Setup of P:
Design ALU, start of the top module:
module ALU(
    clk,
    rst_n,
    valid,
    ready,
    mode,
    in_A,
    in_B,
    out
);
    input         clk, rst_n;
    input         valid;
    input  [1:0]  mode;  
    output        ready;
    input  [31:0] in_A, in_B;
    output [63:0] out;
    parameter IDLE = 3'd0;
    parameter MUL  = 3'd1;
    parameter DIV  = 3'd2;
    parameter AND  = 3'd3;
    parameter AVG  = 3'd4;
    parameter OUT  = 3'd5;
    reg  [ 2:0] state, state_nxt;
    reg  [ 4:0] counter, counter_nxt;
    reg  [64:0] shreg, shreg_nxt;  
    reg  [31:0] alu_in, alu_in_nxt;
    reg  [32:0] alu_out;
    reg         ready_;
    assign ready = ready_;
    assign out = shreg[63:0];
    always @(*) begin
        case(state)
            IDLE: begin
                if (valid) 
                    case (mode)
                        0 : state_nxt = MUL;
                        1 : state_nxt = DIV;
                        2 : state_nxt = AND;
                        3 : state_nxt = AVG;
                    endcase
                else state_nxt = IDLE;
            end
            MUL : state_nxt = (counter != 31) ? MUL : OUT;
            DIV : state_nxt = (counter != 31) ? DIV : OUT;
            AND : state_nxt = OUT;
            AVG : state_nxt = OUT;
            OUT : state_nxt = IDLE;
  ...
For scale: roughly 1500 cells after synthesis, about 110 flip-flops.
clock: 3.51 ns
lec_check: 0
cap_margin: 0
core_margin: 2
core_utilization: 70
cts_cluster_size: 80
gpl_timing_driven: 1
hold_slack_margin: -0.1
min_routing_layer: met1
setup_slack_margin: -0.23
slew_margin: 20
tns_end_percent: 5
run.sh (not shown) runs the stock make flow with config.mk's settings and CLKGATE_MAP_FILE=.
P had finished all stages when the layout checks came back failing, citing setup timing.
#### Input delta (Q over P)
# P
export LEC_CHECK = 0
export CAP_MARGIN = 0
export CORE_MARGIN = 2
export CORE_UTILIZATION = 70
export CTS_CLUSTER_SIZE = 80
export GPL_TIMING_DRIVEN = 1
export HOLD_SLACK_MARGIN = -0.1
export MIN_ROUTING_LAYER = met1
export SETUP_SLACK_MARGIN = -0.23
export SLEW_MARGIN = 20
export TNS_END_PERCENT = 5
create_clock -name core_clock -period 3.51 [get_ports {clk}]
# Q
export LEC_CHECK = 0
export CAP_MARGIN = 20
export CORE_MARGIN = 2
export CORE_UTILIZATION = 62
export SLEW_MARGIN = 20
create_clock -name core_clock -period 5.22 [get_ports {clk}]
==> comparison <==
Q went all the way through synthesis, placement and routing and the layout is clean on timing, DRC and antenna. P → Q: flop share of the area shows an increase of 2.5 points; met2 track utilization from global routing has decreased; leakage dissipation moved down. Diff P -> Q: power has decreased; routed via count divided by cell count has decreased. Post-layout worst setup margin: Q better than P. Q gives less cell depth of the worst flop-to-flop path than P did. Against P as the reference, Q delivers a lower aggregate global-route resource usage.

* * *

willow:
Starting RTL as in the previous note.
clock: 7.15 ns
lec_check: 0
abc_area: 1
cap_margin: 0
cell_pad_in_sites_detail_placement: 1
core_aspect_ratio: 0.88
core_margin: 7
core_utilization: 53
cts_cluster_size: 87
gpl_routability_driven: 0
gpl_timing_driven: 1
max_routing_layer: met5
min_routing_layer: met1
place_density_lb_addon: 0.27
slew_margin: 0
The log for willow ends in global routing (5_1_grt) with error ODB-0269, so the run never completed.
For lagoon, these inputs were changed with respect to willow:
==> flow/config.mk <==
export PLATFORM = sky130hd
export DESIGN_NAME = ALU
export DESIGN_NICKNAME = ALU
export VERILOG_FILES = /design/flow/design.v
export SDC_FILE = /design/flow/constraint.sdc
export NUM_CORES = 4
export LEC_CHECK = 0
export CAP_MARGIN = 20
export CORE_MARGIN = 2
export CORE_UTILIZATION = 40
export SLEW_MARGIN = 20
==> flow/constraint.sdc <==
create_clock -name core_clock -period 5.22 [get_ports {clk}]
set_input_delay 1.0440 -clock core_clock [delete_from_list [all_inputs] [get_ports {clk}]]
set_output_delay 1.0440 -clock core_clock [all_outputs]
set_load 0.01 [all_outputs]
Notes after the runs:
lagoon ended with every stage complete and zero timing, DRC or antenna violations.
Max placed instance count across lagoon and willow: willow
Delta(post-synthesis cell area, lagoon - willow) < 0
lagoon against willow; die area is down slightly.
[lagoon] synthesized-area fraction occupied by xor and xnor cells rose 4.0 points relative to willow
Delta (lagoon minus willow): post-synthesis area per instance shows an increase of about 40%; number of instances in the synthesized netlist decreased by about 40% relative to the old numbers.
Compared with willow, lagoon shows a floorplan core density that is 13 points lower.
lagoon and willow ended up with roughly the same CTS buffer count.
Changes in garnet relative to lagoon:
==> flow/constraint.sdc <==
create_clock -name core_clock -period 10.0 [get_ports {clk}]
set_input_delay 2.0000 -clock core_clock [delete_from_list [all_inputs] [get_ports {clk}]]
set_output_delay 2.0000 -clock core_clock [all_outputs]
set_load 0.01 [all_outputs]
Results
- Critical path capture point = shreg[56]$_DFF_PN0_: lagoon; critical path capture point = shreg[8]$_DFF_PN0_: garnet
- Measured against lagoon, the routed wire length of garnet comes out at 0.935 times the reference value.
- Going from lagoon to garnet, clock network area share grows by 0.25 points.
- Compared with lagoon, garnet has extra setup slack.
- garnet against lagoon: final cell area excluding filler cells fell 0.65%; switching fraction of total power fell 0.41 points; share of power burned in combinational logic fell 1.3 points; total placed cells including tap cells fell 0.83%.
- Lower met3 global-route usage was reported by lagoon, not garnet.
### garnet -> amber
--- a/flow/config.mk
+++ b/flow/config.mk
@@ -7,5 +7,6 @@
 export LEC_CHECK = 0
 export CAP_MARGIN = 20
+export CORE_ASPECT_RATIO = 0.54
 export CORE_MARGIN = 2
-export CORE_UTILIZATION = 40
-export SLEW_MARGIN = 20
+export CORE_UTILIZATION = 39
+export SLEW_MARGIN = 25
Results
Against garnet, amber comes in 11% higher on switching power total. Taking garnet as the reference point, the internal power of the cells of amber falls by about 2.1%. Instance area after placement across amber and garnet: no real change. amber ends up with higher global-route wire length before repair than garnet does.
Input-level comparison between ember and amber:
--- a/flow/config.mk
+++ b/flow/config.mk
@@ -6,7 +6,12 @@
 export NUM_CORES = 4
 export LEC_CHECK = 0
+export ABC_AREA = 1
 export CAP_MARGIN = 20
-export CORE_ASPECT_RATIO = 0.54
 export CORE_MARGIN = 2
-export CORE_UTILIZATION = 39
-export SLEW_MARGIN = 25
+export CORE_UTILIZATION = 58
+export CTS_CLUSTER_DIAMETER = 388
+export CTS_CLUSTER_SIZE = 56
+export GPL_ROUTABILITY_DRIVEN = 0
+export SETUP_SLACK_MARGIN = 1.92
+export SLEW_MARGIN = 20
+export TNS_END_PERCENT = 10
Notes after the runs:
ember reached the end of the flow, and the finished layout is clean on the timing, design-rule and antenna checks. When the final numbers for amber and ember were put side by side, the DRC marker count from the first detailed-route iteration turned out to be smaller in amber. Relative to amber, combinational gate count increased by 55% in ember. The largest net degree at the start of global routing of ember exceeds that of amber by 9.5%. ember ends up with lower shortest clock period the worst path allows after layout than amber does. Delta(post-detailed-routing wire length, ember - amber) > 0. In the metrics for amber and ember, the one carrying the lower first-pass GRT wire length is amber. Between amber and ember, design area is lower for amber, ember comes in above that. ember ended up with met5 as its top metal layer carrying routed signals; amber ended up with met4. The average cell area after synthesis number comes out higher for amber vs ember.
Input changes introduced in quartz (baseline for comparison: ember):
--- a/flow/config.mk
+++ b/flow/config.mk
@@ -9,9 +9,7 @@
 export CAP_MARGIN = 20
 export CORE_MARGIN = 2
-export CORE_UTILIZATION = 58
+export CORE_UTILIZATION = 36
 export CTS_CLUSTER_DIAMETER = 388
 export CTS_CLUSTER_SIZE = 56
 export GPL_ROUTABILITY_DRIVEN = 0
-export SETUP_SLACK_MARGIN = 1.92
 export SLEW_MARGIN = 20
-export TNS_END_PERCENT = 10
Results
Relative to ember, final routed wire length divided by cell count decreased by 1.0% in quartz. quartz vs ember: number of clock buffers in the layout up in quartz. Compared with ember, quartz shows a higher number of iterations in the first detailed-routing pass. quartz vs ember, post-synthesis to final-layout area growth went up by 1.6 points. Compared to ember, quartz has wire length on met1 about 14% higher. Measured against each other, quartz and ember differ in number of placed cells counting well taps, the lower figure coming from ember. Higher share of power burned in the clock network was reported by ember, not quartz. Against ember, worst setup slack for register-to-register paths in quartz came out better. Compared with ember, quartz shows a lower shortest clock period the worst path allows after layout.
Power figures rest on the tool's default switching activity, not on a simulated workload.
